Design TCAM_TOP, start of the top module:
module TCAM_TOP (
        input                   CLK
       ,input                   RESET
       ,input                   SEARCH
       ,input                   SETTING
       ,input   [DATA_BITS-1:0] KEY
       ,input   [IDWID-1:0]     SETTING_ID
       ,input   [MASKWID-1:0]   SETTING_MASKID
       ,input   [IDWID-1:0]     SETTING_PRIORITY
       ,output  [IDWID-1:0]     RULEID
       ,output                  SETTING_COMPLETE
       ,output                  SEARCH_COMPLETE
       ,output                  MISMATCH
       ,input                     DDR3_AVL_INIT
       ,input   [SDRAM_DATA-1:0]  DDR3_AVL_READDATA
       ,input                     DDR3_AVL_WAITREQUEST
       ,input                     DDR3_AVL_READDATAVALID
       ,output                    DDR3_AVL_READ
       ,output                    DDR3_AVL_WRITE
       ,output  [SDRAM_ADDR-1:0]  DDR3_AVL_ADDRESS
       ,output  [SDRAM_DATA-1:0]  DDR3_AVL_WRITEDATA
       ,output                    DDR3_AVL_BURSTCOUNT
       ,output                    DDR3_AVL_INITCOMPLETE
	);
For scale: roughly 6800 cells after synthesis, about 3200 flip-flops.
export LEC_CHECK = 0
export CAP_MARGIN = 20
export CORE_MARGIN = 2
export CORE_UTILIZATION = 72
export CTS_CLUSTER_DIAMETER = 204
export CTS_CLUSTER_SIZE = 16
export SETUP_SLACK_MARGIN = 0.86
export SLEW_MARGIN = 20
create_clock -name core_clock -period 3.14 [get_ports {CLK}]
run.sh (not shown) runs the stock make flow with config.mk's settings and CLKGATE_MAP_FILE=.
==> next run, changes <==
ABC_AREA = 1   (was not set)
CAP_MARGIN = 35   (was 20)
PLACE_DENSITY_LB_ADDON = 0.08   (was not set)
=> Sequential power is about the same; utilization falls by 0.77 points; final area falls by 2.1%; die size falls by 1.0%; sequential cell count is unchanged; setup slack degrades by 43 ps; clock power barely changes; global-route usage rises by 4.0 points; routed wire length rises by 11%.
==> next run, changes <==
ABC_AREA = not set   (was 1)
PLACE_DENSITY_LB_ADDON = not set   (was 0.08)
SETUP_SLACK_MARGIN = 0.93   (was 0.86)
SLEW_MARGIN = 15   (was 20)
Setup slack improved by 120 ps.
Critical path depth is higher by 1.
Global-route usage drops by 4.1 points.
Die size rises by about 1%.
Utilization rises by 0.82 points.
Clock skew goes up by 3.6 ps.
Routed wire length shrinks by 11%.
Worst hold slack gets better by 7.5 ps.
Design area rose by about 2.2%.
Count of clock-buffer cells in the layout goes down by 8.
==> next run, changes <==
CAP_MARGIN = 5   (was 35)
CTS_CLUSTER_DIAMETER = not set   (was 204)
CTS_CLUSTER_SIZE = 17   (was 16)
clock period = 3.12 ns   (was 3.14 ns; I/O delays follow)
Outcome: Wire length went up by 6.1%. Final cell count went up by 1.4%. Critical path depth falls by 2. Via count came out higher by 2.5%. Synthesized area stays the same. Sequential share of layout area shrinks by 1.8 points. Design area increases by 2.8%. Count of clock-buffer cells in the layout grows by 74.
==> next run, changes <==
CAP_MARGIN = 20   (was 5)
CORE_UTILIZATION = 70   (was 72)
CTS_CLUSTER_SIZE = not set   (was 17)
SETUP_SLACK_MARGIN = 0.72   (was 0.93)
SLEW_MARGIN = 20   (was 15)
Result: The changed run went through all stages and came out clean. Combinational power rises by a few percent. Fmax falls by a few percent. Global-route usage falls by 1.6 points. Final cell count rises slightly. Worst setup slack loses 93 ps. Clock skew falls by 12 ps. Flip-flop count is unchanged. Wire length falls by a few percent. Power falls slightly. Clock power falls by a few percent. Sequential power is about the same.
==> next run, changes <==
CORE_UTILIZATION = 72   (was 70)
CTS_CLUSTER_DIAMETER = 119   (was not set)
CTS_CLUSTER_SIZE = 10   (was not set)
PLACE_DENSITY_LB_ADDON = 0.0   (was not set)
SETUP_SLACK_MARGIN = 0.89   (was 0.72)
Outcome: This time the run completed, yet does not pass: antenna violations. Cell count hardly moves. Area after synthesis stays the same. Clock-buffer cell count grows by 163. Cell area stays flat. Die area shrinks by 2.7%. First-iteration DRC count grows by 11%. Global-route usage grows by 1.9 points. Routed wire length grows by about 4%. Combinational power shrinks by about 3%. Setup slack gains 44 ps. Clock power grows by about 4%.

TCAM_TOP again, from the RTL that the note above started with.
clock: 3.12 ns
lec_check: 0
cap_margin: 35
core_margin: 2
core_utilization: 72
cts_cluster_diameter: 55
cts_cluster_size: 15
place_density_lb_addon: 0.08
setup_slack_margin: 0.91
slew_margin: 20
Change:
- CAP_MARGIN: 35 -> 20
- CTS_CLUSTER_DIAMETER: 55 -> default
- CTS_CLUSTER_SIZE: 15 -> 17
- PLACE_DENSITY_LB_ADDON: 0.08 -> default
- The changed run passed the timing, DRC and antenna checks
- wire length grows by 3.7%
- setup slack is worse by 58 ps
- maximum frequency went down by 2.6%
- clock skew is higher by 23 ps
- total power is higher by 11%
- core utilization came out higher by 2.2 points
- design area increases by 2.6%
- area after synthesis does not change
- die area is unchanged
- cell count goes up by 1.3%
Change:
- ABC_AREA: default -> 1
- CTS_CLUSTER_DIAMETER: default -> 358
- CTS_CLUSTER_SIZE: 17 -> 10
- SETUP_SLACK_MARGIN: 0.91 -> 0.92
Sequential cell count stays the same.
Non-clock buffer count came out lower by 45.
Clock skew came out higher by 23 ps.
Core utilization is lower by 0.36 points.
Via count rises by about a fifth.
Sequential share of layout area increases by 1.0 points.
First-iteration DRC count climbs by well over a third.
Cell area came out lower slightly.
Change:
- ABC_AREA: 1 -> default
- CTS_CLUSTER_DIAMETER: 358 -> 119
- PLACE_DENSITY_LB_ADDON: default -> 0.0
- SETUP_SLACK_MARGIN: 0.92 -> 0.89
- SLEW_MARGIN: 20 -> 40
With this change the flow completed, yet does not pass: antenna violations.
Non-clock buffer count went up by 47.
Core utilization went up by 0.75 points.
Total power hardly moves.
Routed wire length fell by 9.2%.
Maximum frequency barely changes.

Starting RTL as in the previous note.
==> flow/config.mk <==
export PLATFORM = sky130hd
export DESIGN_NAME = TCAM_TOP
export DESIGN_NICKNAME = TCAM_TOP
export VERILOG_FILES = /design/flow/design.v
export SDC_FILE = /design/flow/constraint.sdc
export NUM_CORES = 4
export LEC_CHECK = 0
export ABC_AREA = 1
export CAP_MARGIN = 20
export CORE_MARGIN = 10
export CORE_UTILIZATION = 65
export GPL_ROUTABILITY_DRIVEN = 1
export MAX_ROUTING_LAYER = met4
export SETUP_SLACK_MARGIN = 0.1
export SLEW_MARGIN = 20
==> flow/constraint.sdc <==
create_clock -name core_clock -period 3.49 [get_ports {CLK}]
set_input_delay 0.6980 -clock core_clock [delete_from_list [all_inputs] [get_ports {CLK}]]
set_output_delay 0.6980 -clock core_clock [all_outputs]
set_load 0.01 [all_outputs]
The starting point produced a clean layout.
Edit:
- ABC_AREA: 1 -> 0
- CORE_MARGIN: 10 -> 2
- CORE_UTILIZATION: 65 -> 72
- CTS_CLUSTER_SIZE: unset -> 22
- SETUP_SLACK_MARGIN: 0.1 -> 0.93
- clock period: 3.49 -> 3.12 ns (I/O delays scaled with it)
Outcome:
- clock power increases by 11%
- total power goes up by about 12%
- worst hold slack got worse by 0.084 ns
- critical path depth stays the same
- wire length went down by 5.2%
- setup slack gets better by 0.40 ns
- global-route usage went up by 4.4 points
Edit:
- CAP_MARGIN: 20 -> 40
- CTS_CLUSTER_DIAMETER: unset -> 337
- CTS_CLUSTER_SIZE: 22 -> 21
- PLACE_DENSITY_LB_ADDON: unset -> 0.08
Fmax fell by about 2.4%.
Power fell by about 16%.
Clock power fell by about 37%.
Area after synthesis is unchanged.
Register-to-register slack gets worse by 0.10 ns.

## amber
Starting RTL as in the previous note.
clock: 3.12 ns
lec_check: 0
abc_area: 0
cap_margin: 35
core_margin: 2
core_utilization: 72
cts_cluster_diameter: 100
cts_cluster_size: 22
gpl_routability_driven: 1
max_routing_layer: met5
place_density: 0.41
setup_slack_margin: 0.93
slew_margin: 20
amber reached the final stage; the timing, DRC and antenna checks on its layout passed.
> inputs changed (amber -> sierra)
Settings: MAX_ROUTING_LAYER now met4, was met5; CAP_MARGIN now 20, was 35; CTS_CLUSTER_DIAMETER now 337, was 100; PLACE_DENSITY no longer set, was 0.41; CTS_CLUSTER_SIZE now 21, was 22.
==> results <==
sierra ran to completion and came out clean on the timing, DRC and antenna checks.
sierra — final-layout clock buffer total 6 higher, amber as reference
Going from amber to sierra, worst slew margin relative to its limit now smaller; final RePlAce weighted congestion dropped about 1.1%; first-iteration DRC count rose by about 7%.
> inputs changed (sierra -> violet)
Settings: changing CORE_UTILIZATION from 72 to 70; changing SETUP_SLACK_MARGIN from 0.93 to 0.61; removing CTS_CLUSTER_DIAMETER (formerly 337); removing CTS_CLUSTER_SIZE (formerly 21).
### Flow results
- Combined global-route utilization of all metal layers, violet and sierra, lower one = sierra.
- violet finished every step from synthesis to the final layout, and the layout passed the timing, DRC and antenna checks.
- violet vs. sierra: final worst slack went down by 0.28 ns, count of placed standard cells including taps up 0.62%, count of buffers not belonging to the clock network in the layout held.
- The run showing the greater via count of the first global-routing pass is violet.
- violet reports its first element of the critical path as SDRAM_CONTROLLER_INST.AVM_M0_WRITEDATA[88] while sierra reports SDRAM_CONTROLLER_INST.current_state[2].

TCAM_TOP again, from the RTL that the note above started with.
make LEC_CHECK=0 CAP_MARGIN=35 CORE_MARGIN=2 CORE_UTILIZATION=72 CTS_CLUSTER_DIAMETER=204 CTS_CLUSTER_SIZE=14 PLACE_DENSITY_LB_ADDON=0.08 SETUP_SLACK_MARGIN=0.93 SLEW_MARGIN=15 finish   # period 3.14 ns
The first run finished clean.
Next try:
ABC_AREA = 0   (was unset)
CTS_CLUSTER_DIAMETER = 100   (was 204)
GPL_ROUTABILITY_DRIVEN = 1   (was unset)
MAX_ROUTING_LAYER = met5   (was unset)
SLEW_MARGIN = 20   (was 15)
clock period = 3.12 ns   (was 3.14 ns; I/O delays follow)
Effect: The changed run produced a clean layout. Core utilization drops by 0.21 points. Routed wire length goes down by 0.83%. Worst setup slack is worse by 11 ps.

TCAM_TOP again, from the RTL that the note above started with.
make LEC_CHECK=0 CAP_MARGIN=30 CELL_PAD_IN_SITES_DETAIL_PLACEMENT=1 CELL_PAD_IN_SITES_GLOBAL_PLACEMENT=0 CORE_MARGIN=2 CORE_UTILIZATION=60 CTS_CLUSTER_SIZE=98 PLACE_DENSITY_LB_ADDON=0.07 SLEW_MARGIN=20 finish   # period 9.67 ns
The starting point completed without violations.
Next try:
Settings changed: CAP_MARGIN 30 to 20, CELL_PAD_IN_SITES_DETAIL_PLACEMENT 1 to not set, CELL_PAD_IN_SITES_GLOBAL_PLACEMENT 0 to not set, CORE_UTILIZATION 60 to 70, CTS_CLUSTER_SIZE 98 to not set, PLACE_DENSITY_LB_ADDON 0.07 to not set, SETUP_SLACK_MARGIN set to 0.73.
Clock period 9.67 ns to 3.12 ns, I/O delays scaled along.
The new run passed the timing, DRC and antenna checks.
Utilization increases by 12 points.
Combinational power increases to 3.1 times its value.
Worst setup slack got worse by 3.4 ns.
Critical path depth decreases by 1.
Count of clock-buffer cells in the layout decreases by 7.
Worst hold slack got worse by 0.16 ns.
Clock skew decreases by 0.0087 ns.
Power and IR drop assume default switching activity.
